## flow/design.v

```verilog
module comparator_latch #
(
  parameter n_to_response_time = -1038,
  parameter p_to_response_time = -1020,
  parameter const_response_time = 1285,
  parameter n_to_tau = -1248,
  parameter p_to_tau = 1037,
  parameter const_tau = 1042,
  parameter n_to_response_time_lh = -1752,
  parameter p_to_response_time_lh = -1006,
  parameter const_response_time_lh = 1185,
  parameter n_to_tau_lh = 1131,
  parameter p_to_tau_lh = -1115,
  parameter const_tau_lh = 1529
)
(
  input clk,
  input reset,
  input sys_clk,
  input [15-1:0] n,
  input [15-1:0] p,
  output [35-1:0] out
);
  reg [17-1:0] state_cycle_counter;
  reg [1-1:0] prev_sys_clk;
  reg [35-1:0] o;
  wire [32-1:0] wait_time;
  wire [51-1:0] tau;
  wire [36-1:0] dvdt;
  wire [32-1:0] wait_time_lh;
  wire [59-1:0] tau_lh;
  wire [37-1:0] dodt;
  reg [32-1:0] fsm;
  localparam fsm_init = 0;
  wire [35-1:0] padr_0;
  wire [23-1:0] padr_bits_1;
  assign padr_bits_1 = 0;
  wire [29-1:0] truncR_2;
  wire [29-1:0] padl_3;
  wire [28-1:0] padl_bits_4;
  wire [1-1:0] toSInt_5;
  assign toSInt_5 = 0;
  wire [28-1:0] toSInt_imm_6;
  wire [27-1:0] const_7;
  assign const_7 = 27'd55364812;
  assign toSInt_imm_6 = { toSInt_5, const_7 };
  assign padl_bits_4 = toSInt_imm_6;
  assign padl_3 = { { 1{ padl_bits_4[27] } }, padl_bits_4 };
  assign truncR_2 = padl_3;
  wire [12-1:0] truncR_shift_8;
  assign truncR_shift_8 = truncR_2 >>> 17;
  wire [12-1:0] truncR_imm_9;
  assign truncR_imm_9 = (truncR_2[28])? truncR_shift_8[11:0] : truncR_2[28:17];
  assign padr_0 = { truncR_imm_9, padr_bits_1 };
  wire [32-1:0] padl_10;
  wire [18-1:0] padl_bits_11;
  wire [32-1:0] truncR_12;
  wire [32-1:0] padl_13;
  wire [17-1:0] padl_bits_14;
  wire [96-1:0] truncR_15;
  wire [163-1:0] truncval_16;
  wire [163-1:0] padl_17;
  wire [85-1:0] padl_bits_18;
  wire [85-1:0] padl_19;
  wire [52-1:0] padl_bits_20;
  wire [98-1:0] truncR_21;
  wire [107-1:0] truncval_22;
  wire [107-1:0] padl_23;
  wire [53-1:0] padl_bits_24;
  wire [53-1:0] padr_25;
  wire [38-1:0] padr_bits_26;
  assign padr_bits_26 = 0;
  assign padr_25 = { n, padr_bits_26 };
  assign padl_bits_24 = padr_25;
  assign padl_23 = { { 54{ padl_bits_24[52] } }, padl_bits_24 };
  wire [107-1:0] padl_27;
  wire [53-1:0] padl_bits_28;
  wire [53-1:0] padl_29;
  wire [50-1:0] padl_bits_30;
  wire [50-1:0] param_31;
  assign param_31 = n_to_response_time;
  assign padl_bits_30 = param_31;
  assign padl_29 = { { 3{ padl_bits_30[49] } }, padl_bits_30 };
  assign padl_bits_28 = padl_29;
  assign padl_27 = { { 54{ padl_bits_28[52] } }, padl_bits_28 };
  assign truncval_22 = padl_23 * padl_27;
  wire [98-1:0] truncval_imm_32;
  assign truncval_imm_32 = { truncval_22[106], truncval_22[96:0] };
  assign truncR_21 = truncval_imm_32;
  wire [52-1:0] truncR_shift_33;
  assign truncR_shift_33 = truncR_21 >>> 46;
  wire [52-1:0] truncR_imm_34;
  assign truncR_imm_34 = (truncR_21[97])? truncR_shift_33[51:0] : truncR_21[97:46];
  wire [52-1:0] padr_35;
  wire [2-1:0] padr_bits_36;
  assign padr_bits_36 = 0;
  wire [94-1:0] truncR_37;
  wire [103-1:0] truncval_38;
  wire [103-1:0] padl_39;
  wire [51-1:0] padl_bits_40;
  wire [51-1:0] padr_41;
  wire [36-1:0] padr_bits_42;
  assign padr_bits_42 = 0;
  assign padr_41 = { p, padr_bits_42 };
  assign padl_bits_40 = padr_41;
  assign padl_39 = { { 52{ padl_bits_40[50] } }, padl_bits_40 };
  wire [103-1:0] padl_43;
  wire [51-1:0] padl_bits_44;
  wire [51-1:0] padl_45;
  wire [48-1:0] padl_bits_46;
  wire [48-1:0] param_47;
  assign param_47 = p_to_response_time;
  assign padl_bits_46 = param_47;
  assign padl_45 = { { 3{ padl_bits_46[47] } }, padl_bits_46 };
  assign padl_bits_44 = padl_45;
  assign padl_43 = { { 52{ padl_bits_44[50] } }, padl_bits_44 };
  assign truncval_38 = padl_39 * padl_43;
  wire [94-1:0] truncval_imm_48;
  assign truncval_imm_48 = { truncval_38[102], truncval_38[92:0] };
  assign truncR_37 = truncval_imm_48;
  wire [50-1:0] truncR_shift_49;
  assign truncR_shift_49 = truncR_37 >>> 44;
  wire [50-1:0] truncR_imm_50;
  assign truncR_imm_50 = (truncR_37[93])? truncR_shift_49[49:0] : truncR_37[93:44];
  assign padr_35 = { truncR_imm_50, padr_bits_36 };
  wire [52-1:0] padr_51;
  wire [8-1:0] padr_bits_52;
  assign padr_bits_52 = 0;
  wire [44-1:0] padl_53;
  wire [43-1:0] padl_bits_54;
  wire [1-1:0] toSInt_55;
  assign toSInt_55 = 0;
  wire [43-1:0] toSInt_imm_56;
  wire [42-1:0] param_57;
  assign param_57 = const_response_time;
  assign toSInt_imm_56 = { toSInt_55, param_57 };
  assign padl_bits_54 = toSInt_imm_56;
  assign padl_53 = { { 1{ padl_bits_54[42] } }, padl_bits_54 };
  assign padr_51 = { padl_53, padr_bits_52 };
  assign padl_bits_20 = truncR_imm_34 + padr_35 + padr_51;
  assign padl_19 = { { 33{ padl_bits_20[51] } }, padl_bits_20 };
  assign padl_bits_18 = padl_19;
  assign padl_17 = { { 78{ padl_bits_18[84] } }, padl_bits_18 };
  wire [163-1:0] padl_58;
  wire [85-1:0] padl_bits_59;
  wire [85-1:0] padr_60;
  wire [50-1:0] padr_bits_61;
  assign padr_bits_61 = 0;
  wire [1-1:0] toSInt_62;
  assign toSInt_62 = 0;
  wire [35-1:0] toSInt_imm_63;
  wire [34-1:0] const_64;
  assign const_64 = 34'd78125000;
  assign toSInt_imm_63 = { toSInt_62, const_64 };
  assign padr_60 = { toSInt_imm_63, padr_bits_61 };
  assign padl_bits_59 = padr_60;
  assign padl_58 = { { 78{ padl_bits_59[84] } }, padl_bits_59 };
  assign truncval_16 = padl_17 * padl_58;
  assign truncR_15 = truncval_16[95:0];
  assign padl_bits_14 = truncR_15[95:79];
  wire [15-1:0] padl_bits_zero_65;
  assign padl_bits_zero_65 = 0;
  assign padl_13 = { padl_bits_zero_65, padl_bits_14 };
  assign truncR_12 = padl_13;
  assign padl_bits_11 = truncR_12[31:14];
  wire [14-1:0] padl_bits_zero_66;
  assign padl_bits_zero_66 = 0;
  assign padl_10 = { padl_bits_zero_66, padl_bits_11 };
  assign wait_time = padl_10;
  wire [35-1:0] padr_67;
  wire [23-1:0] padr_bits_68;
  assign padr_bits_68 = 0;
  wire [29-1:0] truncR_69;
  wire [29-1:0] padl_70;
  wire [28-1:0] padl_bits_71;
  wire [1-1:0] toSInt_72;
  assign toSInt_72 = 0;
  wire [28-1:0] toSInt_imm_73;
  wire [27-1:0] const_74;
  assign const_74 = 27'd55364812;
  assign toSInt_imm_73 = { toSInt_72, const_74 };
  assign padl_bits_71 = toSInt_imm_73;
  assign padl_70 = { { 1{ padl_bits_71[27] } }, padl_bits_71 };
  assign truncR_69 = padl_70;
  wire [12-1:0] truncR_shift_75;
  assign truncR_shift_75 = truncR_69 >>> 17;
  wire [12-1:0] truncR_imm_76;
  assign truncR_imm_76 = (truncR_69[28])? truncR_shift_75[11:0] : truncR_69[28:17];
  assign padr_67 = { truncR_imm_76, padr_bits_68 };
  wire [51-1:0] padr_77;
  wire [6-1:0] padr_bits_78;
  assign padr_bits_78 = 0;
  wire [46-1:0] truncval_79;
  wire [47-1:0] toUsInt_80;
  wire [47-1:0] padr_81;
  wire [1-1:0] padr_bits_82;
  assign padr_bits_82 = 0;
  wire [88-1:0] truncR_83;
  wire [97-1:0] truncval_84;
  wire [97-1:0] padl_85;
  wire [48-1:0] padl_bits_86;
  wire [48-1:0] padr_87;
  wire [33-1:0] padr_bits_88;
  assign padr_bits_88 = 0;
  assign padr_87 = { n, padr_bits_88 };
  assign padl_bits_86 = padr_87;
  assign padl_85 = { { 49{ padl_bits_86[47] } }, padl_bits_86 };
  wire [97-1:0] padl_89;
  wire [48-1:0] padl_bits_90;
  wire [48-1:0] padl_91;
  wire [45-1:0] padl_bits_92;
  wire [45-1:0] param_93;
  assign param_93 = n_to_tau;
  assign padl_bits_92 = param_93;
  assign padl_91 = { { 3{ padl_bits_92[44] } }, padl_bits_92 };
  assign padl_bits_90 = padl_91;
  assign padl_89 = { { 49{ padl_bits_90[47] } }, padl_bits_90 };
  assign truncval_84 = padl_85 * padl_89;
  wire [88-1:0] truncval_imm_94;
  assign truncval_imm_94 = { truncval_84[96], truncval_84[86:0] };
  assign truncR_83 = truncval_imm_94;
  wire [46-1:0] truncR_shift_95;
  assign truncR_shift_95 = truncR_83 >>> 42;
  wire [46-1:0] truncR_imm_96;
  assign truncR_imm_96 = (truncR_83[87])? truncR_shift_95[45:0] : truncR_83[87:42];
  assign padr_81 = { truncR_imm_96, padr_bits_82 };
  wire [88-1:0] truncR_97;
  wire [97-1:0] truncval_98;
  wire [97-1:0] padl_99;
  wire [48-1:0] padl_bits_100;
  wire [48-1:0] padr_101;
  wire [33-1:0] padr_bits_102;
  assign padr_bits_102 = 0;
  assign padr_101 = { p, padr_bits_102 };
  assign padl_bits_100 = padr_101;
  assign padl_99 = { { 49{ padl_bits_100[47] } }, padl_bits_100 };
  wire [97-1:0] padl_103;
  wire [48-1:0] padl_bits_104;
  wire [48-1:0] padl_105;
  wire [44-1:0] padl_bits_106;
  wire [1-1:0] toSInt_107;
  assign toSInt_107 = 0;
  wire [44-1:0] toSInt_imm_108;
  wire [43-1:0] param_109;
  assign param_109 = p_to_tau;
  assign toSInt_imm_108 = { toSInt_107, param_109 };
  assign padl_bits_106 = toSInt_imm_108;
  assign padl_105 = { { 4{ padl_bits_106[43] } }, padl_bits_106 };
  assign padl_bits_104 = padl_105;
  assign padl_103 = { { 49{ padl_bits_104[47] } }, padl_bits_104 };
  assign truncval_98 = padl_99 * padl_103;
  wire [88-1:0] truncval_imm_110;
  assign truncval_imm_110 = { truncval_98[96], truncval_98[86:0] };
  assign truncR_97 = truncval_imm_110;
  wire [47-1:0] truncR_shift_111;
  assign truncR_shift_111 = truncR_97 >>> 41;
  wire [47-1:0] truncR_imm_112;
  assign truncR_imm_112 = (truncR_97[87])? truncR_shift_111[46:0] : truncR_97[87:41];
  wire [47-1:0] padr_113;
  wire [4-1:0] padr_bits_114;
  assign padr_bits_114 = 0;
  wire [43-1:0] padl_115;
  wire [42-1:0] padl_bits_116;
  wire [1-1:0] toSInt_117;
  assign toSInt_117 = 0;
  wire [42-1:0] toSInt_imm_118;
  wire [41-1:0] param_119;
  assign param_119 = const_tau;
  assign toSInt_imm_118 = { toSInt_117, param_119 };
  assign padl_bits_116 = toSInt_imm_118;
  assign padl_115 = { { 1{ padl_bits_116[41] } }, padl_bits_116 };
  assign padr_113 = { padl_115, padr_bits_114 };
  assign toUsInt_80 = padr_81 + truncR_imm_112 + padr_113;
  assign truncval_79 = toUsInt_80[43:0];
  assign padr_77 = { truncval_79[44:0], padr_bits_78 };
  assign tau = padr_77;
  wire [36-1:0] padl_120;
  wire [13-1:0] padl_bits_121;
  wire [36-1:0] truncR_122;
  wire [60-1:0] truncR_123;
  wire [93-1:0] truncval_124;
  wire [93-1:0] padl_125;
  wire [46-1:0] padl_bits_126;
  wire [46-1:0] padl_127;
  wire [16-1:0] padl_bits_128;
  wire [16-1:0] neg_imm_129;
  wire [16-1:0] padr_130;
  wire [5-1:0] padr_bits_131;
  assign padr_bits_131 = 0;
  wire [12-1:0] truncval_132;
  wire [35-1:0] truncR_133;
  assign truncR_133 = o;
  wire [12-1:0] truncR_shift_134;
  assign truncR_shift_134 = truncR_133 >>> 23;
  wire [12-1:0] truncR_imm_135;
  assign truncR_imm_135 = (truncR_133[34])? truncR_shift_134[11:0] : truncR_133[34:23];
  assign truncval_132 = truncR_imm_135;
  wire [11-1:0] truncval_imm_136;
  assign truncval_imm_136 = { truncval_132[11], truncval_132[9:0] };
  assign padr_130 = { truncval_imm_136, padr_bits_131 };
  assign neg_imm_129 = -padr_130;
  assign padl_bits_128 = neg_imm_129;
  assign padl_127 = { { 30{ padl_bits_128[15] } }, padl_bits_128 };
  assign padl_bits_126 = padl_127;
  assign padl_125 = { { 47{ padl_bits_126[45] } }, padl_bits_126 };
  wire [93-1:0] padl_137;
  wire [46-1:0] padl_bits_138;
  wire [46-1:0] padr_139;
  wire [12-1:0] padr_bits_140;
  assign padr_bits_140 = 0;
  wire [1-1:0] toSInt_141;
  assign toSInt_141 = 0;
  wire [34-1:0] toSInt_imm_142;
  wire [51-1:0] truncval_143;
  assign truncval_143 = 52'd2251799813685248 / tau;
  assign toSInt_imm_142 = { toSInt_141, truncval_143[32:0] };
  assign padr_139 = { toSInt_imm_142, padr_bits_140 };
  assign padl_bits_138 = padr_139;
  assign padl_137 = { { 47{ padl_bits_138[45] } }, padl_bits_138 };
  assign truncval_124 = padl_125 * padl_137;
  wire [60-1:0] truncval_imm_144;
  assign truncval_imm_144 = { truncval_124[92], truncval_124[58:0] };
  assign truncR_123 = truncval_imm_144;
  wire [36-1:0] truncR_shift_145;
  assign truncR_shift_145 = truncR_123 >>> 24;
  wire [36-1:0] truncR_imm_146;
  assign truncR_imm_146 = (truncR_123[59])? truncR_shift_145[35:0] : truncR_123[59:24];
  assign truncR_122 = truncR_imm_146;
  wire [13-1:0] truncR_shift_147;
  assign truncR_shift_147 = truncR_122 >>> 23;
  wire [13-1:0] truncR_imm_148;
  assign truncR_imm_148 = (truncR_122[35])? truncR_shift_147[12:0] : truncR_122[35:23];
  assign padl_bits_121 = truncR_imm_148;
  assign padl_120 = { { 23{ padl_bits_121[12] } }, padl_bits_121 };
  assign dvdt = padl_120;
  wire [35-1:0] padr_149;
  wire [23-1:0] padr_bits_150;
  assign padr_bits_150 = 0;
  wire [19-1:0] truncR_151;
  wire [19-1:0] padl_152;
  wire [16-1:0] padl_bits_153;
  wire [31-1:0] truncR_154;
  wire [102-1:0] truncval_155;
  wire [102-1:0] padl_156;
  wire [62-1:0] padl_bits_157;
  wire [62-1:0] padl_158;
  wire [28-1:0] padl_bits_159;
  wire [28-1:0] const_160;
  assign const_160 = 28'd0;
  assign padl_bits_159 = const_160;
  assign padl_158 = { { 34{ padl_bits_159[27] } }, padl_bits_159 };
  assign padl_bits_157 = padl_158;
  assign padl_156 = { { 40{ padl_bits_157[61] } }, padl_bits_157 };
  wire [102-1:0] padl_161;
  wire [62-1:0] padl_bits_162;
  wire [62-1:0] padr_163;
  wire [26-1:0] padr_bits_164;
  assign padr_bits_164 = 0;
  assign padr_163 = { dvdt, padr_bits_164 };
  assign padl_bits_162 = padr_163;
  assign padl_161 = { { 40{ padl_bits_162[61] } }, padl_bits_162 };
  assign truncval_155 = 0;
  wire [31-1:0] truncval_imm_165;
  assign truncval_imm_165 = { truncval_155[101], truncval_155[29:0] };
  assign truncR_154 = truncval_imm_165;
  wire [16-1:0] truncR_shift_166;
  assign truncR_shift_166 = truncR_154 >>> 15;
  wire [16-1:0] truncR_imm_167;
  assign truncR_imm_167 = (truncR_154[30])? truncR_shift_166[15:0] : truncR_154[30:15];
  assign padl_bits_153 = truncR_imm_167;
  assign padl_152 = { { 3{ padl_bits_153[15] } }, padl_bits_153 };
  assign truncR_151 = padl_152;
  wire [12-1:0] truncR_shift_168;
  assign truncR_shift_168 = truncR_151 >>> 7;
  wire [12-1:0] truncR_imm_169;
  assign truncR_imm_169 = (truncR_151[18])? truncR_shift_168[11:0] : truncR_151[18:7];
  assign padr_149 = { truncR_imm_169, padr_bits_150 };
  wire [32-1:0] padl_170;
  wire [2-1:0] padl_bits_171;
  wire [13-1:0] truncR_172;
  wire [16-1:0] truncR_173;
  wire [93-1:0] truncR_174;
  wire [161-1:0] truncval_175;
  wire [161-1:0] padl_176;
  wire [84-1:0] padl_bits_177;
  wire [84-1:0] padl_178;
  wire [51-1:0] padl_bits_179;
  wire [98-1:0] truncR_180;
  wire [107-1:0] truncval_181;
  wire [107-1:0] padl_182;
  wire [53-1:0] padl_bits_183;
  wire [53-1:0] padr_184;
  wire [41-1:0] padr_bits_185;
  assign padr_bits_185 = 0;
  wire [15-1:0] truncR_186;
  assign truncR_186 = n;
  wire [12-1:0] truncR_shift_187;
  assign truncR_shift_187 = truncR_186 >>> 3;
  wire [12-1:0] truncR_imm_188;
  assign truncR_imm_188 = (truncR_186[14])? truncR_shift_187[11:0] : truncR_186[14:3];
  assign padr_184 = { truncR_imm_188, padr_bits_185 };
  assign padl_bits_183 = padr_184;
  assign padl_182 = { { 54{ padl_bits_183[52] } }, padl_bits_183 };
  wire [107-1:0] padl_189;
  wire [53-1:0] padl_bits_190;
  wire [53-1:0] padl_191;
  wire [50-1:0] padl_bits_192;
  wire [50-1:0] param_193;
  assign param_193 = n_to_response_time_lh;
  assign padl_bits_192 = param_193;
  assign padl_191 = { { 3{ padl_bits_192[49] } }, padl_bits_192 };
  assign padl_bits_190 = padl_191;
  assign padl_189 = { { 54{ padl_bits_190[52] } }, padl_bits_190 };
  assign truncval_181 = padl_182 * padl_189;
  wire [98-1:0] truncval_imm_194;
  assign truncval_imm_194 = { truncval_181[106], truncval_181[96:0] };
  assign truncR_180 = truncval_imm_194;
  wire [51-1:0] truncR_shift_195;
  assign truncR_shift_195 = truncR_180 >>> 47;
  wire [51-1:0] truncR_imm_196;
  assign truncR_imm_196 = (truncR_180[97])? truncR_shift_195[50:0] : truncR_180[97:47];
  wire [51-1:0] padr_197;
  wire [1-1:0] padr_bits_198;
  assign padr_bits_198 = 0;
  wire [94-1:0] truncR_199;
  wire [103-1:0] truncval_200;
  wire [103-1:0] padl_201;
  wire [51-1:0] padl_bits_202;
  wire [51-1:0] padr_203;
  wire [39-1:0] padr_bits_204;
  assign padr_bits_204 = 0;
  assign padr_203 = { p, padr_bits_204 };
  assign padl_bits_202 = padr_203;
  assign padl_201 = { { 52{ padl_bits_202[50] } }, padl_bits_202 };
  wire [103-1:0] padl_205;
  wire [51-1:0] padl_bits_206;
  wire [51-1:0] padl_207;
  wire [48-1:0] padl_bits_208;
  wire [48-1:0] param_209;
  assign param_209 = p_to_response_time_lh;
  assign padl_bits_208 = param_209;
  assign padl_207 = { { 3{ padl_bits_208[47] } }, padl_bits_208 };
  assign padl_bits_206 = padl_207;
  assign padl_205 = { { 52{ padl_bits_206[50] } }, padl_bits_206 };
  assign truncval_200 = padl_201 * padl_205;
  wire [94-1:0] truncval_imm_210;
  assign truncval_imm_210 = { truncval_200[102], truncval_200[92:0] };
  assign truncR_199 = truncval_imm_210;
  wire [50-1:0] truncR_shift_211;
  assign truncR_shift_211 = truncR_199 >>> 44;
  wire [50-1:0] truncR_imm_212;
  assign truncR_imm_212 = (truncR_199[93])? truncR_shift_211[49:0] : truncR_199[93:44];
  assign padr_197 = { truncR_imm_212, padr_bits_198 };
  wire [51-1:0] padr_213;
  wire [6-1:0] padr_bits_214;
  assign padr_bits_214 = 0;
  wire [45-1:0] padl_215;
  wire [44-1:0] padl_bits_216;
  wire [1-1:0] toSInt_217;
  assign toSInt_217 = 0;
  wire [44-1:0] toSInt_imm_218;
  wire [43-1:0] param_219;
  assign param_219 = const_response_time_lh;
  assign toSInt_imm_218 = { toSInt_217, param_219 };
  assign padl_bits_216 = toSInt_imm_218;
  assign padl_215 = { { 1{ padl_bits_216[43] } }, padl_bits_216 };
  assign padr_213 = { padl_215, padr_bits_214 };
  assign padl_bits_179 = truncR_imm_196 + padr_197 + padr_213;
  assign padl_178 = { { 33{ padl_bits_179[50] } }, padl_bits_179 };
  assign padl_bits_177 = padl_178;
  assign padl_176 = { { 77{ padl_bits_177[83] } }, padl_bits_177 };
  wire [161-1:0] padl_220;
  wire [84-1:0] padl_bits_221;
  wire [84-1:0] padr_222;
  wire [49-1:0] padr_bits_223;
  assign padr_bits_223 = 0;
  wire [1-1:0] toSInt_224;
  assign toSInt_224 = 0;
  wire [35-1:0] toSInt_imm_225;
  wire [34-1:0] const_226;
  assign const_226 = 34'd78125000;
  assign toSInt_imm_225 = { toSInt_224, const_226 };
  assign padr_222 = { toSInt_imm_225, padr_bits_223 };
  assign padl_bits_221 = padr_222;
  assign padl_220 = { { 77{ padl_bits_221[83] } }, padl_bits_221 };
  assign truncval_175 = padl_176 * padl_220;
  assign truncR_174 = truncval_175[92:0];
  assign truncR_173 = truncR_174[92:77];
  assign truncR_172 = truncR_173[15:3];
  assign padl_bits_171 = truncR_172[12:11];
  wire [30-1:0] padl_bits_zero_227;
  assign padl_bits_zero_227 = 0;
  assign padl_170 = { padl_bits_zero_227, padl_bits_171 };
  assign wait_time_lh = padl_170;
  wire [35-1:0] padr_228;
  wire [26-1:0] padr_bits_229;
  assign padr_bits_229 = 0;
  wire [31-1:0] truncR_230;
  wire [31-1:0] padl_231;
  wire [27-1:0] padl_bits_232;
  wire [1-1:0] toSInt_233;
  assign toSInt_233 = 0;
  wire [27-1:0] toSInt_imm_234;
  wire [26-1:0] const_235;
  assign const_235 = 26'd67108;
  assign toSInt_imm_234 = { toSInt_233, const_235 };
  assign padl_bits_232 = toSInt_imm_234;
  assign padl_231 = { { 4{ padl_bits_232[26] } }, padl_bits_232 };
  assign truncR_230 = padl_231;
  wire [9-1:0] truncR_shift_236;
  assign truncR_shift_236 = truncR_230 >>> 22;
  wire [9-1:0] truncR_imm_237;
  assign truncR_imm_237 = (truncR_230[30])? truncR_shift_236[8:0] : truncR_230[30:22];
  assign padr_228 = { truncR_imm_237, padr_bits_229 };
  wire [59-1:0] padr_238;
  wire [10-1:0] padr_bits_239;
  assign padr_bits_239 = 0;
  wire [50-1:0] truncval_240;
  wire [51-1:0] toUsInt_241;
  wire [51-1:0] padr_242;
  wire [3-1:0] padr_bits_243;
  assign padr_bits_243 = 0;
  wire [90-1:0] truncR_244;
  wire [99-1:0] truncval_245;
  wire [99-1:0] padl_246;
  wire [49-1:0] padl_bits_247;
  wire [49-1:0] padr_248;
  wire [37-1:0] padr_bits_249;
  assign padr_bits_249 = 0;
  wire [15-1:0] truncR_250;
  assign truncR_250 = n;
  wire [12-1:0] truncR_shift_251;
  assign truncR_shift_251 = truncR_250 >>> 3;
  wire [12-1:0] truncR_imm_252;
  assign truncR_imm_252 = (truncR_250[14])? truncR_shift_251[11:0] : truncR_250[14:3];
  assign padr_248 = { truncR_imm_252, padr_bits_249 };
  assign padl_bits_247 = padr_248;
  assign padl_246 = { { 50{ padl_bits_247[48] } }, padl_bits_247 };
  wire [99-1:0] padl_253;
  wire [49-1:0] padl_bits_254;
  wire [49-1:0] padl_255;
  wire [45-1:0] padl_bits_256;
  wire [1-1:0] toSInt_257;
  assign toSInt_257 = 0;
  wire [45-1:0] toSInt_imm_258;
  wire [44-1:0] param_259;
  assign param_259 = n_to_tau_lh;
  assign toSInt_imm_258 = { toSInt_257, param_259 };
  assign padl_bits_256 = toSInt_imm_258;
  assign padl_255 = { { 4{ padl_bits_256[44] } }, padl_bits_256 };
  assign padl_bits_254 = padl_255;
  assign padl_253 = { { 50{ padl_bits_254[48] } }, padl_bits_254 };
  assign truncval_245 = padl_246 * padl_253;
  wire [90-1:0] truncval_imm_260;
  assign truncval_imm_260 = { truncval_245[98], truncval_245[88:0] };
  assign truncR_244 = truncval_imm_260;
  wire [48-1:0] truncR_shift_261;
  assign truncR_shift_261 = truncR_244 >>> 42;
  wire [48-1:0] truncR_imm_262;
  assign truncR_imm_262 = (truncR_244[89])? truncR_shift_261[47:0] : truncR_244[89:42];
  assign padr_242 = { truncR_imm_262, padr_bits_243 };
  wire [96-1:0] truncR_263;
  wire [105-1:0] truncval_264;
  wire [105-1:0] padl_265;
  wire [52-1:0] padl_bits_266;
  wire [52-1:0] padr_267;
  wire [40-1:0] padr_bits_268;
  assign padr_bits_268 = 0;
  assign padr_267 = { p, padr_bits_268 };
  assign padl_bits_266 = padr_267;
  assign padl_265 = { { 53{ padl_bits_266[51] } }, padl_bits_266 };
  wire [105-1:0] padl_269;
  wire [52-1:0] padl_bits_270;
  wire [52-1:0] padl_271;
  wire [49-1:0] padl_bits_272;
  wire [49-1:0] param_273;
  assign param_273 = p_to_tau_lh;
  assign padl_bits_272 = param_273;
  assign padl_271 = { { 3{ padl_bits_272[48] } }, padl_bits_272 };
  assign padl_bits_270 = padl_271;
  assign padl_269 = { { 53{ padl_bits_270[51] } }, padl_bits_270 };
  assign truncval_264 = padl_265 * padl_269;
  wire [96-1:0] truncval_imm_274;
  assign truncval_imm_274 = { truncval_264[104], truncval_264[94:0] };
  assign truncR_263 = truncval_imm_274;
  wire [51-1:0] truncR_shift_275;
  assign truncR_shift_275 = truncR_263 >>> 45;
  wire [51-1:0] truncR_imm_276;
  assign truncR_imm_276 = (truncR_263[95])? truncR_shift_275[50:0] : truncR_263[95:45];
  wire [51-1:0] padr_277;
  wire [6-1:0] padr_bits_278;
  assign padr_bits_278 = 0;
  wire [45-1:0] padl_279;
  wire [44-1:0] padl_bits_280;
  wire [1-1:0] toSInt_281;
  assign toSInt_281 = 0;
  wire [44-1:0] toSInt_imm_282;
  wire [43-1:0] param_283;
  assign param_283 = const_tau_lh;
  assign toSInt_imm_282 = { toSInt_281, param_283 };
  assign padl_bits_280 = toSInt_imm_282;
  assign padl_279 = { { 1{ padl_bits_280[43] } }, padl_bits_280 };
  assign padr_277 = { padl_279, padr_bits_278 };
  assign toUsInt_241 = padr_242 + truncR_imm_276 + padr_277;
  assign truncval_240 = toUsInt_241[47:0];
  assign padr_238 = { truncval_240[48:0], padr_bits_239 };
  assign tau_lh = padr_238;
  wire [37-1:0] padl_284;
  wire [13-1:0] padl_bits_285;
  wire [37-1:0] truncR_286;
  wire [38-1:0] truncval_287;
  wire [98-1:0] truncR_288;
  wire [129-1:0] truncval_289;
  wire [129-1:0] padl_290;
  wire [64-1:0] padl_bits_291;
  wire [64-1:0] padl_292;
  wire [35-1:0] padl_bits_293;
  wire [35-1:0] padr_294;
  wire [6-1:0] padr_bits_295;
  assign padr_bits_295 = 0;
  wire [29-1:0] padl_296;
  wire [28-1:0] padl_bits_297;
  wire [1-1:0] toSInt_298;
  assign toSInt_298 = 0;
  wire [28-1:0] toSInt_imm_299;
  wire [27-1:0] const_300;
  assign const_300 = 27'd55364812;
  assign toSInt_imm_299 = { toSInt_298, const_300 };
  assign padl_bits_297 = toSInt_imm_299;
  assign padl_296 = { { 1{ padl_bits_297[27] } }, padl_bits_297 };
  assign padr_294 = { padl_296, padr_bits_295 };
  assign padl_bits_293 = padr_294 - o;
  assign padl_292 = { { 29{ padl_bits_293[34] } }, padl_bits_293 };
  assign padl_bits_291 = padl_292;
  assign padl_290 = { { 65{ padl_bits_291[63] } }, padl_bits_291 };
  wire [129-1:0] padl_301;
  wire [64-1:0] padl_bits_302;
  wire [64-1:0] padr_303;
  wire [30-1:0] padr_bits_304;
  assign padr_bits_304 = 0;
  wire [1-1:0] toSInt_305;
  assign toSInt_305 = 0;
  wire [34-1:0] toSInt_imm_306;
  wire [59-1:0] truncval_307;
  assign truncval_307 = 60'd576460752303423488 / tau_lh;
  assign toSInt_imm_306 = { toSInt_305, truncval_307[32:0] };
  assign padr_303 = { toSInt_imm_306, padr_bits_304 };
  assign padl_bits_302 = padr_303;
  assign padl_301 = { { 65{ padl_bits_302[63] } }, padl_bits_302 };
  assign truncval_289 = padl_290 * padl_301;
  wire [98-1:0] truncval_imm_308;
  assign truncval_imm_308 = { truncval_289[128], truncval_289[96:0] };
  assign truncR_288 = truncval_imm_308;
  wire [38-1:0] truncR_shift_309;
  assign truncR_shift_309 = truncR_288 >>> 60;
  wire [38-1:0] truncR_imm_310;
  assign truncR_imm_310 = (truncR_288[97])? truncR_shift_309[37:0] : truncR_288[97:60];
  assign truncval_287 = truncR_imm_310;
  wire [37-1:0] truncval_imm_311;
  assign truncval_imm_311 = { truncval_287[37], truncval_287[35:0] };
  assign truncR_286 = truncval_imm_311;
  wire [13-1:0] truncR_shift_312;
  assign truncR_shift_312 = truncR_286 >>> 24;
  wire [13-1:0] truncR_imm_313;
  assign truncR_imm_313 = (truncR_286[36])? truncR_shift_312[12:0] : truncR_286[36:24];
  assign padl_bits_285 = truncR_imm_313;
  assign padl_284 = { { 24{ padl_bits_285[12] } }, padl_bits_285 };
  assign dodt = padl_284;
  wire [35-1:0] padr_314;
  wire [17-1:0] padr_bits_315;
  assign padr_bits_315 = 0;
  wire [18-1:0] padl_316;
  wire [17-1:0] padl_bits_317;
  wire [32-1:0] truncR_318;
  wire [103-1:0] truncval_319;
  wire [103-1:0] padl_320;
  wire [63-1:0] padl_bits_321;
  wire [63-1:0] padl_322;
  wire [28-1:0] padl_bits_323;
  wire [28-1:0] const_324;
  assign const_324 = 28'd0;
  assign padl_bits_323 = const_324;
  assign padl_322 = { { 35{ padl_bits_323[27] } }, padl_bits_323 };
  assign padl_bits_321 = padl_322;
  assign padl_320 = { { 40{ padl_bits_321[62] } }, padl_bits_321 };
  wire [103-1:0] padl_325;
  wire [63-1:0] padl_bits_326;
  wire [63-1:0] padr_327;
  wire [26-1:0] padr_bits_328;
  assign padr_bits_328 = 0;
  assign padr_327 = { dodt, padr_bits_328 };
  assign padl_bits_326 = padr_327;
  assign padl_325 = { { 40{ padl_bits_326[62] } }, padl_bits_326 };
  assign truncval_319 = 0;
  wire [32-1:0] truncval_imm_329;
  assign truncval_imm_329 = { truncval_319[102], truncval_319[30:0] };
  assign truncR_318 = truncval_imm_329;
  wire [17-1:0] truncR_shift_330;
  assign truncR_shift_330 = truncR_318 >>> 15;
  wire [17-1:0] truncR_imm_331;
  assign truncR_imm_331 = (truncR_318[31])? truncR_shift_330[16:0] : truncR_318[31:15];
  assign padl_bits_317 = truncR_imm_331;
  assign padl_316 = { { 1{ padl_bits_317[16] } }, padl_bits_317 };
  assign padr_314 = { padl_316, padr_bits_315 };
  assign out = (fsm == 0)? o : o;
  always @(posedge clk) begin
    prev_sys_clk <= sys_clk;
  end
  localparam fsm_1 = 1;
  localparam fsm_2 = 2;
  localparam fsm_3 = 3;
  localparam fsm_4 = 4;
  always @(posedge clk) begin
    if(reset) begin
      fsm <= fsm_init;
      o <= 35'd3543348019;
      state_cycle_counter <= 0;
    end else begin
      case(fsm)
        fsm_init: begin
          if(reset) begin
            o <= 35'd3543348019;
          end else begin
            o <= padr_0;
          end
          if(~prev_sys_clk & sys_clk & ((n > p) & (n <= 15'd16384))) begin
            fsm <= fsm_1;
          end 
        end
        fsm_1: begin
          if(reset) begin
            o <= 35'd3543348019;
          end else begin
            o <= padr_67;
          end
          if(state_cycle_counter > wait_time) begin
            state_cycle_counter <= 0;
          end else begin
            state_cycle_counter <= state_cycle_counter + 1;
          end
          if(state_cycle_counter > wait_time) begin
            fsm <= fsm_2;
          end 
        end
        fsm_2: begin
          if(reset) begin
            o <= 35'd3543348019;
          end else begin
            o <= o + padr_149;
          end
          if(prev_sys_clk & ~sys_clk) begin
            fsm <= fsm_3;
          end 
        end
        fsm_3: begin
          if(reset) begin
            o <= 35'd3543348019;
          end else begin
            o <= padr_228;
          end
          if(state_cycle_counter > wait_time_lh) begin
            state_cycle_counter <= 0;
          end else begin
            state_cycle_counter <= state_cycle_counter + 1;
          end
          if(state_cycle_counter > wait_time_lh) begin
            fsm <= fsm_4;
          end 
        end
        fsm_4: begin
          if(reset) begin
            o <= 35'd3543348019;
          end else begin
            o <= o + padr_314;
          end
          if((o > 35'd3532610600) & (o <= 35'd17179869184)) begin
            fsm <= fsm_init;
          end 
        end
      endcase
    end
  end
endmodule
```

## flow/run.sh

```bash
#!/bin/bash
# the make line also repeats each setting of config.mk as NAME=value (left out here)
make -C /OpenROAD-flow-scripts/flow DESIGN_CONFIG=/design/flow/config.mk WORK_HOME=/design/flow/orfs CLKGATE_MAP_FILE= finish
```

## flow/config.mk

```make
export PLATFORM = sky130hd
export DESIGN_NAME = comparator_latch
export DESIGN_NICKNAME = comparator_latch
export VERILOG_FILES = /design/flow/design.v
export SDC_FILE = /design/flow/constraint.sdc
export NUM_CORES = 4
export LEC_CHECK = 0
export ABC_AREA = 1
export CAP_MARGIN = 20
export CORE_ASPECT_RATIO = 0.54
export CORE_MARGIN = 2
export CORE_UTILIZATION = 72
export CTS_CLUSTER_DIAMETER = 211
export MAX_ROUTING_LAYER = met4
export PLACE_DENSITY_LB_ADDON = 0.01
export SETUP_SLACK_MARGIN = 1.03
export SLEW_MARGIN = 20
```

## flow/constraint.sdc

```tcl
create_clock -name core_clock -period 18.6 [get_ports {clk}]
set_input_delay 3.7200 -clock core_clock [delete_from_list [all_inputs] [get_ports {clk}]]
set_output_delay 3.7200 -clock core_clock [all_outputs]
set_load 0.01 [all_outputs]
```

==> CHANGELOG.md, run 1 <==
### Physical design

* Synthesized area at around 57000 um2
* Syn avg cell area at about 8.4 um2
* Dominant combinational family: adder cells
* Ys flop type: dfxtp_1
* Chip width at a little under 400 um
* IO Count at a little under 70
* Placer Congestion at ~1.1
* Hpwl dp at 175 mm
* Die Size at about 82000 um2
* Cell type with the largest total area: fa_1
* Unique cell types at between 50 and 60
* Number of enable flip-flop cells at 0
* Syn. warnings at 1
* H-Tree Depth at 1
* Core area at 78200 um2
* Tool error: [ERROR GRT-0232] Routing congestion too high. Check the congestion heatmap in the GUI.
* Status: stopped before the end
* Ys cells at 6819
* Cells after Synth at 6819
* FF+latch count, synth at 25
* Pre-CTS WS at -1.91 ns
* Commonest cells in the netlist: inv_1 (2140), ha_1 (1372), fa_1 (981)
* Synth Seq Share at 0.00874
* Total global routing overflow at around 1800
* Global Route Usage Sum at 0.949
* Async SR Flop Fraction at 0
* Area share, top type at 0.343
* Die Y at ~210 um
* Fail Step: global routing (5_1_grt)
* PortBufs at approximately 50
* Row count at about 75
* Clock Tree Buf Depth at 2
* Top cells by area: fa_1 (34%), ha_1 (30%), inv_1 (14%), nand2_1 (5.1%), a21oi_1 (2.7%)
* Initial cell density of the core at 0.733
* CTS Buf Count at 3
* Yosys chip area at about 57000 um2
* XOR Share, Synth at 0.0408
* CTS Sinks at 25
* Mux share at 0
* Root Driver: clkbuf_16
* Yosys top cell by instances: inv_1
* Simple Share, Synth at 0.100
* FA/HA/MAJ Cells, Area Fraction at 0.642
* Aoi share at 0.0627
==> per-layer routing <==
layer  GRT overflow  track usage
met2           1193         1.06
met4            447        0.983
met3             81        0.850
met1             93        0.908
met5              -            -
==> repair_timing <==
action                                  4_1_cts
setup buffers                               131
resized                                     632
endpoints found under the setup margin        8
hold buffers                                  0
pin swaps                                   300
==> stage by stage <==
step	utilization	TNS [ns]	instances	cell area, um2
after CTS	0.924	-1.09	9153	72200
after floorplan	-	0	6836	58300
after global placement	0.876	-9.90	9018	68500
after detailed placement	0.876	-13.58	9018	68500
==> run 2, diff against run 1 <==
CORE_ASPECT_RATIO = default   (was 0.54)
SETUP_SLACK_MARGIN = default   (was 1.03)
clock period = 16.6 ns   (was 18.6 ns; I/O delays follow)
==> CHANGELOG.md, run 2 <==
### Physical design

* Status: stopped before the end
* Fail Step: global routing (5_1_grt)
* Tool error: [ERROR GRT-0232] Routing congestion too high. Check the congestion heatmap in the GUI.
* Aoi share at 0.0627
* Number of enable flip-flop cells at 0
* Initial cell density of the core at 0.726
* Ys cells at 6819
* Chip width at ~290 um
* Dominant combinational family: adder cells
* Commonest cells in the netlist: inv_1 (2140), ha_1 (1372), fa_1 (981)
* CTS Sinks at 25
* Area share, top type at 0.343
* FF+latch count, synth at 25
* Yosys top cell by instances: inv_1
* Global Route Usage Sum at 0.823
* Total global routing overflow at between 700 and 800
* Ys flop type: dfxtp_1
* Row count at approximately 100
* Yosys chip area at about 57000 um2
* Simple Share, Synth at 0.100
* Die Y at roughly 290 um
* Placed instance count at roughly 9000
* Syn avg cell area at roughly 8.4 um2
* XOR Share, Synth at 0.0408
* Cell type with the largest total area: fa_1
* Syn. warnings at 1
* Synthesized area at about 57000 um2
* Cells after Synth at between 6000 and 7000
* Mux share at 0
* Top cells by area: fa_1 (34%), ha_1 (30%), inv_1 (14%), nand2_1 (5.1%), a21oi_1 (2.7%)
* Async SR Flop Fraction at 0
* CTS Buf Count at 3
* H-Tree Depth at 1
* FA/HA/MAJ Cells, Area Fraction at 0.642
* Root Driver: clkbuf_16
* IO Count at about 68
* Clock Tree Buf Depth at 2
* Placer Congestion at 1.00
* Unique cell types at a little under 60
* Hpwl dp at around 160 mm
* Die Size at roughly 82000 um2
* Core area at between 70000 and 80000 um2
* Synth Seq Share at 0.00874
* PortBufs at between 40 and 50
==> run 2: timing repair <==
item,4_1_cts
setup buffers,68
setup endpoints to repair,8
hold buffers,0
resized,369
pin swaps,202
==> run 2: layer usage <==
layer | track usage | overflow
met4 | 0.868 | 201
met1 | 0.760 | 9
met5 | - | -
met3 | 0.661 | 11
met2 | 0.997 | 578
==> run 2: metrics by stage <==
step           cell area [um2]  setup slack [ns]   util
2_1_floorplan            58700            -0.770      -
3_3_place_gp             69500             -2.31  0.882
3_5_place_dp             69500             -3.15  0.882
4_1_cts                  71400             -1.87  0.906
==> run 3, diff against run 2 <==
ABC_AREA = default   (was 1)
CORE_UTILIZATION = 58   (was 72)
CTS_CLUSTER_DIAMETER = default   (was 211)
MAX_ROUTING_LAYER = default   (was met4)
PLACE_DENSITY_LB_ADDON = default   (was 0.01)
clock period = 13.8 ns   (was 16.6 ns; I/O delays follow)
==> CHANGELOG.md, run 3 <==
### Changed

* Root Driver: clkbuf_16
* Dominant combinational family: adder cells
* Top cells by area: fa_1 (36%), ha_1 (32%), inv_1 (13%), xnor2_1 (3.5%), a21o_1 (2.0%)
* Post-Route Utilization at 0.718
* Log Warnings at between 80 and 90
* Hold Path Class: flop to flop
* Hold Startpoint: fsm[1]
* Aoi share at 0.0797
* Hpwl dp at between 100 and 150 mm
* Synth Seq Share at 0.00924
* H-Tree Depth at 1
* Ys cells at between 5000 and 6000
* CTS Sinks at 25
* Cells after Synth at 5719
* Placed Area at around 65000 um2
* Crit path to: state_cycle_counter[14]
* DRC at 0
* CTS clk-pin slew, worst paths at 0.06 ns
* Worst Setup SP: n[3]
* Fmax at slightly above 50 MHz
* Yosys chip area at between 50000 and 60000 um2
* Delay of the slowest cell on the worst path at roughly 0.62 ns
* Antenna violations before repair at 4
* Final worst slack at -5.66 ns
* Number of enable flip-flop cells at 0
* Nets@finish at roughly 9300
* Placer Congestion at 0.920
* Final Max Tran Viols at 0
* Global-route wire length before repair at around 220 mm
* Detailed router's first-iteration violation count at ~1700
* Period utilization at 1.41
* SO Viols: setup timing
* Chip width at between 300 and 400 um
* FF+latch count, synth at 25
* Clock Tree Buf Depth at 2
* Fin. Hold Viols at 0
* Required @ worst endpoint at 13.95 ns
* Initial cell density of the core at 0.583
* Vias/cell at roughly 5.0
* Total global routing overflow at 0
* Data arrival time of the worst path at 19.60 ns
* Cell type with the largest total area: fa_1
* XOR Share, Synth at 0.0528
* Simple Share, Synth at 0.0441
* Setup_tns at -117.34 ns
* Fin crit period at 19.46 ns
* WL/cell at approximately 16 um
* Global Route Usage Sum at 0.294
* Wirelength, routed at approximately 130 mm
* Syn avg cell area at about 9.5 um2
* Die Y at between 300 and 400 um
* Antenna-violating nets left at 0
* Status: failed layout checks
* Top delay family on crit path: adder cells
* Core area at between 90000 and 100000 um2
* FF-to-FF setup slack at 11.91 ns
* Commonest cells in the netlist: inv_1 (1842), ha_1 (1372), fa_1 (981)
* Post-route cell area at approximately 67000 um2
* Drt first pass iters at 5
* Vias at between 40000 and 50000
* CP Capture Type: flop
* Reg2reg path depth at 6
* Setup violators final at 21
* Vias in the first global route at 44000
* Async SR Flop Fraction at 0
* Max-cap violations at 0
* CTS Buf Count at 3
* Normalized max-slew margin at 0.662
* Skew-Pair Late Insertion Delay at between 0.2 and 0.3 ns
* Crit path kind: input pin to flop
* Die Size at 95800 um2
* Max FO, Critical Path at 7
* Synthesized area at 54100 um2
* R2R Path End: state_cycle_counter[11]
* Area Overhead vs Synth at 23.3%
* CTS tree: built
* Critical path depth at just over 70
* IO Count at 68
* Startpoint type of the worst setup path: input pin
* Syn. warnings at 1
* RSZ-0062 raised after global routing: yes
* Pre-CTS WS at -6.75 ns
* Slowest-stage cell, CP: fa_2
* Worst path bufs/invs at 16
* Area share, top type at 0.363
* Number of cells on the worst hold path at 1
* Largest net degree at the start of global routing at 24
* Yosys top cell by instances: inv_1
* CP most frequent cell: fa_1
* Ys flop type: dfxtp_1
* PortBufs at a little under 50
* Row count at approximately 110
* Mux share at 0.000578
* Worst slew pin tran at about 0.50 ns
* FA/HA/MAJ Cells, Area Fraction at 0.680
* Setup Skew at slightly above 0.003 ns
* Unique cell types at approximately 84
* Hold Path End: fsm[0]
* RR Startpoint: fsm[4]
==> run 3: what timing repair did <==
item | 4_1_cts | 5_1_grt
setup endpoints to repair | 21 | 21
pin swaps | 215 | 107
gates cloned | 1 | 0
setup buffers | 53 | 16
resized | 234 | 73
hold buffers | 0 | 0
==> run 3: through the flow <==
| step | instances | hold WS (ns) |
|---|---|---|
| final | 8156 | 0.502 |
| after global routing | 8155 | 0.530 |
| after CTS | 8139 | 0.504 |
| after floorplan | 5736 | 0.448 |
| after global placement | 8081 | 0.483 |
| after detailed placement | 8081 | 0.483 |
==> run 3: final cells by class <==
class	count	area (um2)
antenna	1	2.50
clock buffer	4	78.8
fill	7438	26200
inverter	1842	6920
multi-input combinational	3816	48200
sequential	25	500
tap	1254	1570
timing repair buffer	1214	9460
==> run 3: routing by layer <==
metal	wire length, um	vias up	GRT usage
li1	-	20100	-
met1	65500	20100	0.434
met2	60900	532	0.485
met3	4920	104	0.0261
met4	1930	4	0.0344
met5	26	-	0
==> run 4, diff against run 3 <==
clock period = 17.4 ns   (was 13.8 ns; I/O delays follow)
==> CHANGELOG.md, run 4 <==
### Changed

* Hold Startpoint: fsm[1]
* Detailed router's first-iteration violation count at 1831
* CP most frequent cell: fa_1
* CP Capture Type: flop
* DRC at 0
* Top cells by area: fa_1 (36%), ha_1 (32%), inv_1 (13%), xnor2_1 (3.5%), a21o_1 (2.0%)
* Crit path to: state_cycle_counter[9]
* Worst path bufs/invs at 13
* RSZ-0062 raised after global routing: yes
* Fin cells at 8134
* Setup violators final at 21
* Antenna-violating nets left at 0
* Critical path depth at approximately 73
* Cells after Synth at 5719
* Clock Tree Buf Depth at 2
* Yosys top cell by instances: inv_1
* FF+latch count, synth at 25
* Area Overhead vs Synth at 22.8%
* Final worst slack at -2.61 ns
* Root Driver: clkbuf_16
* Hold Path Class: flop to flop
* FA/HA/MAJ Cells, Area Fraction at 0.680
* Async SR Flop Fraction at 0
* Yosys chip area at 54100 um2
* Unique cell types at 84
* CTS Buf Count at 3
* Initial cell density of the core at 0.583
* Data arrival time of the worst path at around 20 ns
* Slowest-stage cell, CP: fa_2
* Global-route wire length before repair at 225 mm
* Setup Skew at 0.00455 ns
* Drt first pass iters at 6
* Required @ worst endpoint at 17.56 ns
* Hpwl dp at around 120 mm
* Fmax at ~50 MHz
* H-Tree Depth at 1
* Period utilization at 1.15
* Row count at 112
* Mux share at 0.000578
* Delay of the slowest cell on the worst path at between 0.5 and 0.6 ns
* Synthesized area at roughly 54000 um2
* Ys cells at around 5700
* Worst Setup SP: n[3]
* Total global routing overflow at 0
* Placer Congestion at 0.919
* Final Max Tran Viols at 0
* Hold Path End: fsm[0]
* Aoi share at 0.0797
* Top delay family on crit path: adder cells
* Vias/cell at ~5.0
* Die Y at 310 um
* CTS tree: built
* Global Route Usage Sum at 0.296
* XOR Share, Synth at 0.0528
* IO Count at a little under 70
* CTS Sinks at 25
* WL/cell at ~16 um
* SO Viols: setup timing
* Commonest cells in the netlist: inv_1 (1842), ha_1 (1372), fa_1 (981)
* Ys flop type: dfxtp_1
* Vias at 40900
* Setup_tns at -53.33 ns
* Syn. warnings at 1
* Die Size at 95800 um2
* Worst slew pin tran at 0.787 ns
* R2R Path End: state_cycle_counter[8]
* Antenna violations before repair at 4
* Largest net degree at the start of global routing at 26
* Startpoint type of the worst setup path: input pin
* Fin crit period at between 20 and 25 ns
* Dominant combinational family: adder cells
* Reg2reg path depth at 7
* Status: failed layout checks
* Max-cap violations at 0
* Number of cells on the worst hold path at 1
* CTS clk-pin slew, worst paths at 0.07 ns
* WHS at 0.486 ns
* Normalized max-slew margin at 0.472
* Max FO, Critical Path at 8
* Placed instance count at 8063
* Crit path kind: input pin to flop
* Nets@finish at around 9000
* FF-to-FF setup slack at 15.47 ns
* Area share, top type at 0.363
* RR Startpoint: state_cycle_counter[10]
* Post-Route Utilization at 0.716
* Simple Share, Synth at 0.0441
* Vias in the first global route at around 44000
* Chip width at a little over 300 um
* Cell type with the largest total area: fa_1
* Number of enable flip-flop cells at 0
* Core area at 92900 um2
* Log Warnings at ~82
* Skew-Pair Late Insertion Delay at about 0.26 ns
* PortBufs at around 49
* Wirelength, routed at 133 mm
* # fillers at 7430
* Fin. Hold Viols at 0
* Synth Seq Share at 0.00924
* Syn avg cell area at 9.47 um2
## run 4: layer usage
layer  share of wire  wire length [um]  up-vias  global-route usage
li1                -                 -    20000                   -
met1            0.49             65100    20100               0.443
met2            0.45             60000      675               0.482
met3           0.045              6000      113              0.0219
met4           0.018              2420        2              0.0436
met5        0.000097                13        -                   0
## run 4: what timing repair did
item,4_1_cts,5_1_grt
pin swaps,208,47
buffers inserted,52,12
gates cloned,0,1
setup endpoints to repair,21,21
hold buffers,0,0
resized,261,53
## run 4: per-stage QoR
step	cell area [um2]	worst slack, ns
2_1_floorplan	54800	-2.53
3_3_place_gp	64700	-3.55
3_5_place_dp	64700	-3.77
4_1_cts	66100	-2.48
5_1_grt	66500	-3.32
6_report	66500	-2.61
## run 4: final cells by class
cell class,count,area [um2],share of cell area
inverter,1842,6930,0.104
clock buffer,3,75.1,0.00113
multi-input combinational,3816,48100,0.724
sequential,25,500,0.00753
antenna,3,7.51,0.000113
tap,1254,1570,0.0236
timing repair buffer,1190,9290,0.140
clock inverter,1,7.51,0.000113
==> run 5, diff against run 4 <==
ABC_AREA = 1   (was default)
CORE_UTILIZATION = 72   (was 58)
CTS_CLUSTER_DIAMETER = 317   (was default)
CTS_CLUSTER_SIZE = 100   (was default)
PLACE_DENSITY = 0.38   (was default)
SETUP_SLACK_MARGIN = -1.54   (was default)
TNS_END_PERCENT = 15   (was default)
clock period = 15.7 ns   (was 17.4 ns; I/O delays follow)
==> CHANGELOG.md, run 5 <==
### Physical design

* Synth Seq Share at 0.00874
* Unique cell types at just under 60
* Simple Share, Synth at 0.100
* FF+latch count, synth at 25
* Mux share at 0
* Global Route Usage Sum at 0.696
* Die Y at between 200 and 300 um
* Commonest cells in the netlist: inv_1 (2140), ha_1 (1372), fa_1 (981)
* Cells after Synth at a little under 7000
* Die Size at 81800 um2
* Ys flop type: dfxtp_1
* Cell type with the largest total area: fa_1
* H-Tree Depth at 1
* FA/HA/MAJ Cells, Area Fraction at 0.642
* Chip width at 286 um
* Hpwl dp at 175 mm
* Total global routing overflow at between 40 and 50
* Area share, top type at 0.343
* Initial cell density of the core at 0.726
* Status: stopped before the end
* Root Driver: clkbuf_16
* Hold_buf cts at 0
* Number of enable flip-flop cells at 0
* Yosys chip area at between 50000 and 60000 um2
* Aoi share at 0.0627
* Top cells by area: fa_1 (34%), ha_1 (30%), inv_1 (14%), nand2_1 (5.1%), a21oi_1 (2.7%)
* IO Count at a little under 70
* Syn avg cell area at 8.40 um2
* Core area at around 79000 um2
* XOR Share, Synth at 0.0408
* CTS Sinks at 25
* Synthesized area at ~57000 um2
* Placed Area at slightly below 70000 um2
* Syn. warnings at 1
* CTS Buf Count at 3
* Clock Tree Buf Depth at 2
* PortBufs at 49
* Fail Step: global routing (5_1_grt)
* Placed instance count at between 9000 and 10000
* Dominant combinational family: adder cells
* Async SR Flop Fraction at 0
* Row count at between 100 and 150
* Ys cells at 6819
* Yosys top cell by instances: inv_1
* Tool error: [ERROR GRT-0116] Global routing finished with congestion. Check the congestion regions in the DRC Viewer.
* Placer Congestion at 1.00
run 5: metal layers:
layer | global-route usage | GRT overflow
met5 | 0.220 | 0
met4 | 0.637 | 22
met3 | 0.511 | 1
met2 | 0.893 | 22
met1 | 0.715 | 1
run 5: metrics by stage:
stage	TNS (ns)	setup WS, ns
4_1_cts	-21.54	-2.85
3_5_place_dp	-31.67	-4.18
3_3_place_gp	-25.17	-3.32
2_1_floorplan	-11.17	-1.54
run 5: timing repair:
item	CTS
gates resized	371
setup buffers	50
pin swaps	233
setup endpoints to repair	8
gates cloned	0
==> run 6, diff against run 5 <==
CORE_ASPECT_RATIO = 0.87   (was default)
CTS_CLUSTER_DIAMETER = 393   (was 317)
SETUP_SLACK_MARGIN = 1.69   (was -1.54)
clock period = 18.6 ns   (was 15.7 ns; I/O delays follow)
==> CHANGELOG.md, run 6 <==
### Changed

* Setup violators final at 8
* Crit path to: state_cycle_counter[2]
* Status: failed layout checks
* Global Route Usage Sum at 0.462
* Cell type with the largest total area: fa_1
* Chip width at between 300 and 400 um
* Number of cells on the worst hold path at 2
* PortBufs at around 49
* Ys cells at between 6000 and 7000
* Slowest-stage cell, CP: o21ai_2
* Period utilization at 1.12
* Cells after Synth at between 6000 and 7000
* Yosys top cell by instances: inv_1
* H-Tree Depth at 1
* Antenna violations before repair at 17
* Max FO, Critical Path at 4
* Async SR Flop Fraction at 0
* Fmax at ~48 MHz
* CTS clk-pin slew, worst paths at approximately 0.06 ns
* Top delay family on crit path: adder cells
* SO Viols: setup timing
* Global-route wire length before repair at a little under 300 mm
* Vias at roughly 58000
* XOR Share, Synth at 0.0408
* Unique cell types at a little under 60
* FA/HA/MAJ Cells, Area Fraction at 0.642
* Required @ worst endpoint at 18.78 ns
* Startpoint type of the worst setup path: input pin
* Fin crit period at between 20 and 25 ns
* Initial cell density of the core at 0.727
* Mux share at 0
* Syn. warnings at 1
* Core area at between 70000 and 80000 um2
* Antenna-violating nets left at 0
* Log Warnings at 85
* Hold Path Class: flop to flop
* Crit path kind: input pin to flop
* Yosys chip area at 57300 um2
* CTS Sinks at 25
* Normalized max-slew margin at 0.300
* Clock Tree Buf Depth at 2
* Hpwl dp at around 150 mm
* FF+latch count, synth at 25
* Delay of the slowest cell on the worst path at between 0.7 and 0.8 ns
* Drt first pass iters at 14
* Vias/cell at 6.36
* RR Startpoint: state_cycle_counter[7]
* Syn avg cell area at around 8.4 um2
* Synthesized area at around 57000 um2
* CTS Buf Count at 3
* Root Driver: clkbuf_16
* Worst slew pin tran at approximately 1.0 ns
* Placed Area at approximately 70000 um2
* Simple Share, Synth at 0.100
* Dominant combinational family: adder cells
* Reg2reg path depth at 9
* Detailed router's first-iteration violation count at approximately 7600
* Hold Startpoint: state_cycle_counter[11]
* Post-route cell area at between 70000 and 80000 um2
* FF-to-FF setup slack at between 15 and 20 ns
* Critical path depth at ~77
* Area share, top type at 0.343
* WHS at between 0.4 and 0.5 ns
* Largest net degree at the start of global routing at 32
* Die Y at 267 um
* Worst Setup SP: n[11]
* Number of enable flip-flop cells at 0
* Ys flop type: dfxtp_1
* Commonest cells in the netlist: inv_1 (2140), ha_1 (1372), fa_1 (981)
* Aoi share at 0.0627
* Nets@finish at about 11000
* Synth Seq Share at 0.00874
* Setup Skew at ~0.0025 ns
* Max-cap violations at 0
* Data arrival time of the worst path at ~21 ns
* Hold_buf cts at 0
* CTS tree: built
* Skew-Pair Late Insertion Delay at roughly 0.26 ns
* Hold Path End: state_cycle_counter[11]
* CP most frequent cell: inv_1
* Area Overhead vs Synth at 27.7%
* Fin. Hold Viols at 0
* DRC at 0
* Final Max Tran Viols at 0
* Wirelength, routed at ~230 mm
* Top cells by area: fa_1 (34%), ha_1 (30%), inv_1 (14%), nand2_1 (5.1%), a21oi_1 (2.7%)
* WL/cell at 25.2 um
* Vias in the first global route at roughly 58000
* Row count at between 90 and 100
* Total global routing overflow at 0
* IO Count at ~68
* CP Capture Type: flop
* RSZ-0062 raised after global routing: yes
* Final worst slack at -2.18 ns
* Placer Congestion at between 0.9 and 1
* Die Size at 81900 um2
* R2R Path End: state_cycle_counter[2]
* Worst path bufs/invs at 24
-- run 6: cell type report --
cell class / count / area, um2
multi-input cells: 4628 / 53000
fillers: 2804 / 5650
diodes: 10 / 25.0
repair buffers: 1316 / 10200
flip-flops and latches: 25 / 500
well taps: 1029 / 1290
inverters: 2141 / 8050
clock buffers: 3 / 75.1
clock inverters: 1 / 7.51
-- run 6: metal layers --
metal,routed length (um),vias up,track usage,part of all wire
met5,923,-,0,0.0040
met3,35100,2292,0.127,0.15
li1,-,23300,-,-
met2,97900,5325,0.762,0.42
met4,23200,38,0.207,0.10
met1,73400,27300,0.570,0.32
-- run 6: through the flow --
stage	setup slack [ns]	TNS, ns	std cells	util
2_1_floorplan	0.830	0	6836	-
3_3_place_gp	-1.10	-6.72	8965	0.863
3_5_place_dp	-1.52	-10.44	8965	0.863
4_1_cts	-0.0232	-0.0524	9091	0.899
5_1_grt	-2.15	-14.27	9144	0.928
6_report	-2.18	-14.00	9153	0.928
-- run 6: timing repair --
item	in CTS	in global routing
gates resized	465	413
setup buffers	122	52
pin swaps	283	349
setup endpoints to repair	8	8
endpoints found under the hold margin	0	0
==> run 7, diff against run 6 <==
ABC_AREA = default   (was 1)
CORE_ASPECT_RATIO = default   (was 0.87)
CORE_UTILIZATION = 23   (was 72)
CTS_CLUSTER_DIAMETER = default   (was 393)
CTS_CLUSTER_SIZE = default   (was 100)
GPL_ROUTABILITY_DRIVEN = 0   (was default)
HOLD_SLACK_MARGIN = -0.03   (was default)
PLACE_DENSITY = 0.74   (was 0.38)
SETUP_SLACK_MARGIN = default   (was 1.69)
TNS_END_PERCENT = default   (was 15)
clock period = 27.0 ns   (was 18.6 ns; I/O delays follow)
==> CHANGELOG.md, run 7 <==
### Changed

* Status: timing/DRC/antenna clean
* Synthesized area at ~54000 um2
* Top cells by area: fa_1 (36%), ha_1 (32%), inv_1 (13%), xnor2_1 (3.5%), a21o_1 (2.0%)
* Hold Startpoint: fsm[1]
* CTS clk-pin slew, worst paths at about 0.07 ns
* Die Size at approximately 240000 um2
* Antenna violations before repair at 13
* Largest net degree at the start of global routing at 40
* Syn. warnings at 1
* FF-to-FF setup slack at roughly 25 ns
* Ys cells at around 5700
* Period utilization at 0.937
* Aoi share at 0.0797
* Fin. Hold Viols at 0
* Worst slew pin tran at about 1.1 ns
* Async SR Flop Fraction at 0
* R2R Path End: state_cycle_counter[8]
* Normalized max-slew margin at 0.266
* Post-Route Utilization at 0.251
* Post-cts resize count at 0
* XOR Share, Synth at 0.0528
* Setup Skew at between 0.004 and 0.005 ns
* Area share, top type at 0.363
* CTS tree: built
* Sequential cell area at about 500 um2
* Cell type with the largest total area: fa_1
* Total global routing overflow at 0
* Core area at roughly 230000 um2
* Number of cells on the worst hold path at 1
* Critical path depth at 75
* Post-route cell area at 58900 um2
* CTS Sinks at 25
* Number of enable flip-flop cells at 0
* Max Used Layer: met5
* Yosys top cell by instances: inv_1
* WL/cell at roughly 13 um
* FA/HA/MAJ Cells, Area Fraction at 0.680
* RSZ-0062 raised after global routing: no
* Mux share at 0.000578
* Global-route wire length before repair at between 150 and 200 mm
* M1 WL at ~50 mm
* Vias at ~37000
* CTS Buf Count at 3
* Antenna-violating nets left at 0
* Area Overhead vs Synth at 8.78%
* Reg2reg path depth at 9
* Detailed router's first-iteration violation count at 1615
* Wirelength, routed at 115 mm
* Max FO, Critical Path at 17
* Clock Tree Buf Depth at 2
* Commonest cells in the netlist: inv_1 (1842), ha_1 (1372), fa_1 (981)
* Global Route Usage Sum at 0.100
* FF+latch count, synth at 25
* Log Warnings at just under 80
* Ys flop type: dfxtp_1
* # fillers at around 25000
* Startpoint type of the worst setup path: input pin
* Slowest-stage cell, CP: o21ai_1
* Yosys chip area at approximately 54000 um2
* Setup violators final at 0
* Vias/cell at a little over 4
* Row count at about 180
* Placed Area at slightly below 60000 um2
* PortBufs at roughly 49
* H-Tree Depth at 1
* CP Capture Type: flop
* Data arrival time of the worst path at 25.40 ns
* Max-cap violations at 0
* Crit path to: state_cycle_counter[8]
* Chip width at around 490 um
* Final Max Tran Viols at 0
* Initial cell density of the core at 0.231
* Delay of the slowest cell on the worst path at approximately 0.85 ns
* Logic cell area at between 40000 and 50000 um2
* Setup bufs post-CTS at 0
* Top delay family on crit path: adder cells
* Setup_tns at 0 ns
* Required @ worst endpoint at 27.11 ns
* Dominant combinational family: adder cells
* CP most frequent cell: fa_1
* Skew-Pair Late Insertion Delay at approximately 0.26 ns
* Vias in the first global route at between 30000 and 40000
* Hold_buf cts at 0
* Root Driver: clkbuf_16
* Worst path bufs/invs at 13
* Nets@finish at about 8000
* Hpwl dp at about 110 mm
* Fin crit period at between 20 and 30 ns
* Synth Seq Share at 0.00924
* Met2 WL post-DR at ~57 mm
* Hold Path Class: flop to flop
* Crit path kind: input pin to flop
* Simple Share, Synth at 0.0441
* Placed instance count at approximately 8900
* RR Startpoint: state_cycle_counter[0]
* DRC at 0
* Hold Path End: fsm[0]
* Drt first pass iters at 5
* Syn avg cell area at about 9.5 um2
* Unique cell types at between 80 and 90
* Met3 WL at between 3 and 4 mm
* Fmax at 39.5 MHz
* Cells after Synth at 5719
* Die Y at between 400 and 500 um
* IO Count at 68
* Fin cells at ~9000
* Worst Setup SP: n[3]
[run 7: final cells by class]
cell class                 count  share of cell area
tap                         3150              0.0669
timing repair buffer         114              0.0164
clock buffer                   3             0.00127
inverter                    1842               0.117
antenna                        9            0.000382
clock inverter                 1            0.000149
multi-input combinational   3816               0.789
sequential                    25             0.00850
[run 7: metrics by stage]
step           setup WS [ns]  hold slack, ns
2_1_floorplan           4.19           0.448
3_3_place_gp            1.91           0.462
3_5_place_dp            1.63           0.476
4_1_cts                 1.81           0.497
5_1_grt                0.796           0.514
6_report                1.71           0.499
[run 7: routing by layer]
metal,vias to the layer above,global-route usage
li1,17900,-
met1,17900,0.129
met2,553,0.177
met3,150,0.00760
met4,2,0.0323
met5,-,0
